==> job 1294: inputs <==
==> flow/design.v <==
`timescale 1ns / 1ps
module uart_rx(
               input               clk          ,		 
               input               rst_n        ,	
               input               din          ,
               output  reg [7:0]    dout         ,		
               output  reg         dout_vld     
               );
parameter    	   BPS	  =	217;	 
reg   [14:0]        cnt0         ;
wire                add_cnt0     ;
wire                end_cnt0     ;
reg   [ 3:0]        cnt1         ;
wire                add_cnt1     ;
wire                end_cnt1     ;
reg                 rx0          ;	
reg                 rx1          ;	
reg                 rx2          ;	
wire                rx_en        ;
reg                 flag_add     ;
always @ (posedge clk or negedge rst_n) begin
	if(!rst_n) begin
		rx0 <= 1'b1;
        rx1 <= 1'b1;
        rx2 <= 1'b1;
	end
	else begin
		rx0 <= din;
        rx1 <= rx0;
        rx2 <= rx1;
	end
end
assign rx_en = rx2 & ~rx1;	
always @(posedge clk or negedge rst_n)begin
    if(!rst_n)begin
        cnt0 <= 0;
    end
    else if(add_cnt0)begin
        if(end_cnt0)
            cnt0 <= 0;
        else
            cnt0 <= cnt0 + 1;
    end
end
assign add_cnt0 = flag_add;
assign end_cnt0 = add_cnt0 && cnt0==BPS-1 ;
always @(posedge clk or negedge rst_n)begin 
    if(!rst_n)begin
        cnt1 <= 0;
    end
    else if(add_cnt1)begin
        if(end_cnt1)
            cnt1 <= 0;
        else
            cnt1 <= cnt1 + 1;
    end
end
assign add_cnt1 = end_cnt0;
assign end_cnt1 = add_cnt1 && cnt1==9-1 ;  
always @ (posedge clk or negedge rst_n)begin
	if(!rst_n) begin
		flag_add <= 1'b0;
	end
	else if(rx_en) begin		
		flag_add <= 1'b1;	
	end
    else if(end_cnt1) begin		
		flag_add <= 1'b0;	
	end
end
always @ (posedge clk or negedge rst_n)begin
	if(!rst_n) begin
		dout <= 8'd0;
	end
	else if(add_cnt0 && cnt0==BPS/2-1 && cnt1!=0) begin		 
	    dout[cnt1-1]<= rx2 ;
	end
end
always @ (posedge clk or negedge rst_n)begin
	if(!rst_n) begin
		dout_vld <= 1'b0;
	end
    else if(end_cnt1) begin		
		dout_vld <= 1'b1;	
	end
	else begin	
        dout_vld <= 1'b0;			
	end
end
endmodule
`timescale 1ns / 1ps
module uart_tx(
                 input             clk    ,			
                 input             rst_n  ,		
                 input [7:0]       din    ,
                 input             din_vld,	  
                 output reg        rdy    ,   
                 output reg        dout   
             );
parameter         BPS    = 217;
reg   [7:0]       tx_data_tmp;	
reg               flag_add   ;
reg   [14:0]      cnt0       ;
wire              add_cnt0   ;
wire              end_cnt0   ;
reg   [ 3:0]      cnt1       ;
wire              add_cnt1   ;
wire              end_cnt1   ;
wire  [ 9:0]      data       ;
always  @(posedge clk or negedge rst_n)begin
    if(rst_n==1'b0)begin
        flag_add <= 0;
    end
    else if(flag_add==0 && din_vld)begin
        flag_add <= 1;
    end
    else if(end_cnt1)begin
        flag_add <= 0;
    end
end
always @(posedge clk or negedge rst_n)begin
    if(!rst_n)begin
        cnt0 <= 0;
    end
    else if(add_cnt0)begin
        if(end_cnt0)
            cnt0 <= 0;
        else
            cnt0 <= cnt0 + 1;
    end
end
assign add_cnt0 = flag_add;
assign end_cnt0 = add_cnt0 && cnt0==BPS-1 ;
always @(posedge clk or negedge rst_n)begin 
    if(!rst_n)begin
        cnt1 <= 0;
    end
    else if(add_cnt1)begin
        if(end_cnt1)
            cnt1 <= 0;
        else
            cnt1 <= cnt1 + 1;
    end
end
assign add_cnt1 = end_cnt0;
assign end_cnt1 = add_cnt1 && cnt1==10-1 ;
always @ (posedge clk or negedge rst_n) begin
	if(!rst_n) begin
		tx_data_tmp <=8'd0;
	end
	else if(flag_add==1'b0 && din_vld) begin	
		tx_data_tmp <= din;	
	end
end
always @ (posedge clk or negedge rst_n) begin
	if(!rst_n) begin
		dout <= 1'b1;
	end
	else if(add_cnt0 && cnt0==1-1)begin
        dout<= data[cnt1];
    end 
end
assign  data = {1'b1,tx_data_tmp,1'b0};  
always  @(*)begin
    if(din_vld || flag_add)
        rdy = 1'b0;
    else
        rdy = 1'b1;
end
endmodule
module  uart_top(
								input  clk,
								input  rst_n,
								input  din,
								input sw8,
								output  reg  [23:0] pic_out,
								output  reg [16:0] addr,
								output  reg wr_ram,
								output  tx,
								output  reg pic_done,    
								output  reg  pic_download,    
								output  reg [7:0] rgb_led
								);
	wire   dout_vld;
	wire  [7:0] dout;
	reg [3:0] code_p;
	reg  [4:0]  cnt;
	reg  [3:0]  state;
	wire  [3:0]  code;
	wire [7:0]  temp;
	reg [23:0] pic_reg;
	parameter  monitor=0;   
	parameter  second=1 ;
	parameter  third=2 ;
	parameter   fouth=3;
	parameter   fiveth=4;
	parameter   sixth=5;
	parameter   send=6;
	parameter   stop=7;
	assign temp=(dout>8'd57)?(dout-8'd87):(dout-8'd48);
	assign code=temp[3:0];
	always  @ (posedge clk or negedge rst_n)
	    begin
			if  (!rst_n)
			   begin
			      state<=monitor;
				  wr_ram<=1;
				  pic_out<=0;
				  addr<=0;
				  pic_done<=0;
				  end
			else
	case (state)
	monitor:	begin
				   if (dout_vld)
						begin
						    wr_ram<=1;	
							pic_reg[23:20]<=code;
							state<=second;
							code_p<=code;
						end
				 else
				          state<=monitor;
					end
	second:	begin
					if (dout_vld)
							begin
								pic_reg[19:16]<=code;
								state<=third;
								rgb_led<={code_p,code};
							end
					else
							state<=second;
					end
		third:		begin
					if (dout_vld)
						begin
							pic_reg[15:12]<=code;
							state<=fouth;
							code_p<=code;
						end
					else
						state<=third;
					end
		fouth:		begin
					if (dout_vld)
						begin
							pic_reg[11:8]<=code;
							state<=fiveth;
							rgb_led<={code_p,code};
						end
					else
						state<=fouth;
					end
		fiveth:		begin
					if (dout_vld)
						begin
							pic_reg[7:4]<=code;
							state<=sixth;
							code_p<=code;
						end
					else
						state<=fiveth;
					end
        sixth:		begin
					if (dout_vld)
						begin
							pic_reg[3:0]<=code;
							state<=send;
							rgb_led<={code_p,code};
						end
					else
						state<=sixth;
					end
		send: 	 begin
						wr_ram<=0;
						pic_out<=pic_reg;
						if (addr<479)
							begin
								addr<=addr+1;								
								pic_done<=0;
								state<=monitor;
							end
			         else if (addr==479)
					        begin								 
							     addr<=0;		
								 pic_done<=1;
								 state<=stop;								
							end	 
						end
		stop:  begin
					if  (sw8==1)
					    state<=monitor;
					else
						begin
						state<=stop;
						end
				  end
		     endcase
		end
		always  @ (posedge  clk or negedge rst_n)
		    begin
				if (!rst_n)
					cnt<=0;
				else if (state==send)
				    cnt<=cnt+1;
			    else 
					cnt<=cnt;
			end
		always  @ (posedge  clk or negedge rst_n)
			begin
				if (!rst_n)
					pic_download<=1;
		   else if (cnt>=15)
					pic_download<=0;
			else
					pic_download<=1;
			end
		uart_rx #(.BPS(16)) uart_rx(
								.clk(clk),
								.rst_n(rst_n),
								.din(din),
								.dout(dout),
								.dout_vld(dout_vld)
								);
	   uart_tx #(.BPS(16)) uart_tx(
                              .clk(clk)    ,			
                              .rst_n(rst_n)  ,		
							  .din_vld(dout_vld)    ,
							  .din(dout),
							  .dout(tx),
							  .rdy()
							); 
		endmodule 
==> flow/run.sh <==
#!/bin/bash
# the make line also repeats each setting of config.mk as NAME=value (left out here)
make -C /OpenROAD-flow-scripts/flow DESIGN_CONFIG=/design/flow/config.mk WORK_HOME=/design/flow/orfs CLKGATE_MAP_FILE= finish
==> flow/config.mk <==
export PLATFORM = sky130hd
export DESIGN_NAME = uart_top
export DESIGN_NICKNAME = uart_top
export VERILOG_FILES = /design/flow/design.v
export SDC_FILE = /design/flow/constraint.sdc
export NUM_CORES = 4
export LEC_CHECK = 0
export ABC_AREA = 1
export CAP_MARGIN = 15
export CORE_MARGIN = 2
export CORE_UTILIZATION = 72
export CTS_CLUSTER_DIAMETER = 222
export CTS_CLUSTER_SIZE = 69
export SETUP_SLACK_MARGIN = -0.27
export SLEW_MARGIN = 20
==> flow/constraint.sdc <==
create_clock -name core_clock -period 5.91 [get_ports {clk}]
set_input_delay 1.1820 -clock core_clock [delete_from_list [all_inputs] [get_ports {clk}]]
set_output_delay 1.1820 -clock core_clock [all_outputs]
set_load 0.01 [all_outputs]
==> job 7072 (differences from job 1294) <==
Settings changed: ABC_AREA 1 to unset, CAP_MARGIN 15 to 20, CORE_UTILIZATION 72 to 70, CTS_CLUSTER_DIAMETER 222 to unset, CTS_CLUSTER_SIZE 69 to 37, SETUP_SLACK_MARGIN -0.27 to unset.
==> flow/constraint.sdc (replaced) <==
create_clock -name core_clock -period 2.33 [get_ports {clk}]
set_input_delay 0.4660 -clock core_clock [delete_from_list [all_inputs] [get_ports {clk}]]
set_output_delay 0.4660 -clock core_clock [all_outputs]
set_load 0.01 [all_outputs]
==> job 7678 (differences from job 1294) <==
Settings changed: ABC_AREA 1 to 0, CAP_MARGIN 15 to 35, CORE_UTILIZATION 72 to 70, CTS_CLUSTER_DIAMETER 222 to unset, CTS_CLUSTER_SIZE 69 to 23, SETUP_SLACK_MARGIN -0.27 to 0.59.
==> flow/constraint.sdc (replaced) <==
create_clock -name core_clock -period 2.04 [get_ports {clk}]
set_input_delay 0.4080 -clock core_clock [delete_from_list [all_inputs] [get_ports {clk}]]
set_output_delay 0.4080 -clock core_clock [all_outputs]
set_load 0.01 [all_outputs]
==> out/qor.log <==
[power] leakage power of the design 3.883 nW
[cells_and_area] layout net count 830
[run_status] outcome complete, no violations
[cells_and_area] clock network area share 0.06864
[power] Int Pwr 1.887 mW
[route] WL per Instance 14.37 um
[synth] netlist area before placement 7017 um^2
[setup_path] Buf/Inv on CP 4
[floorplan] row cnt 36
the above is filed under job 1294

==> out/qor.log <==
[synth] compound-gate portion of the synthesized area 0.05244
[floorplan] row cnt 35
[run_status] Log Error [ERROR DPL-0038] Utilization greater than 100%, impossible to legalize
[place] placed instance area 7744 um^2
[synth] dominant register cell in the synthesized netlist sky130_fd_sc_hd__dfrtp_1
[run_status] stage where the flow stopped 4_1_cts
[place] Final HPWL DP 9105 um
[synth] net count after synthesis 554
[floorplan] horizontal die dimension 101.5 um
[synth] netlist area before placement 6656 um^2
[synth] largest family of logic cells by area simple AND/OR/NAND/NOR gates
[run_status] outcome aborted with a tool error
[synth] ys cells 528
the above is filed under job 7678

==> out/qor.log <==
[run_status] outcome finished with violations
[run_status] Blocking Checks negative setup slack
[timing] endpoints failing setup 8
[power] leakage power of the design 3.740 nW
[floorplan] row cnt 35
[power] Int Pwr 5.234 mW
[setup_path] Buf/Inv on CP 3
[synth] netlist area before placement 6656 um^2
[cells_and_area] layout net count 637
[route] WL per Instance 22.08 um
[timing] final critical-path setup slack -1.116 ns
the above is filed under job 7072

Power figures rest on the tool's default switching activity, not on a simulated workload.
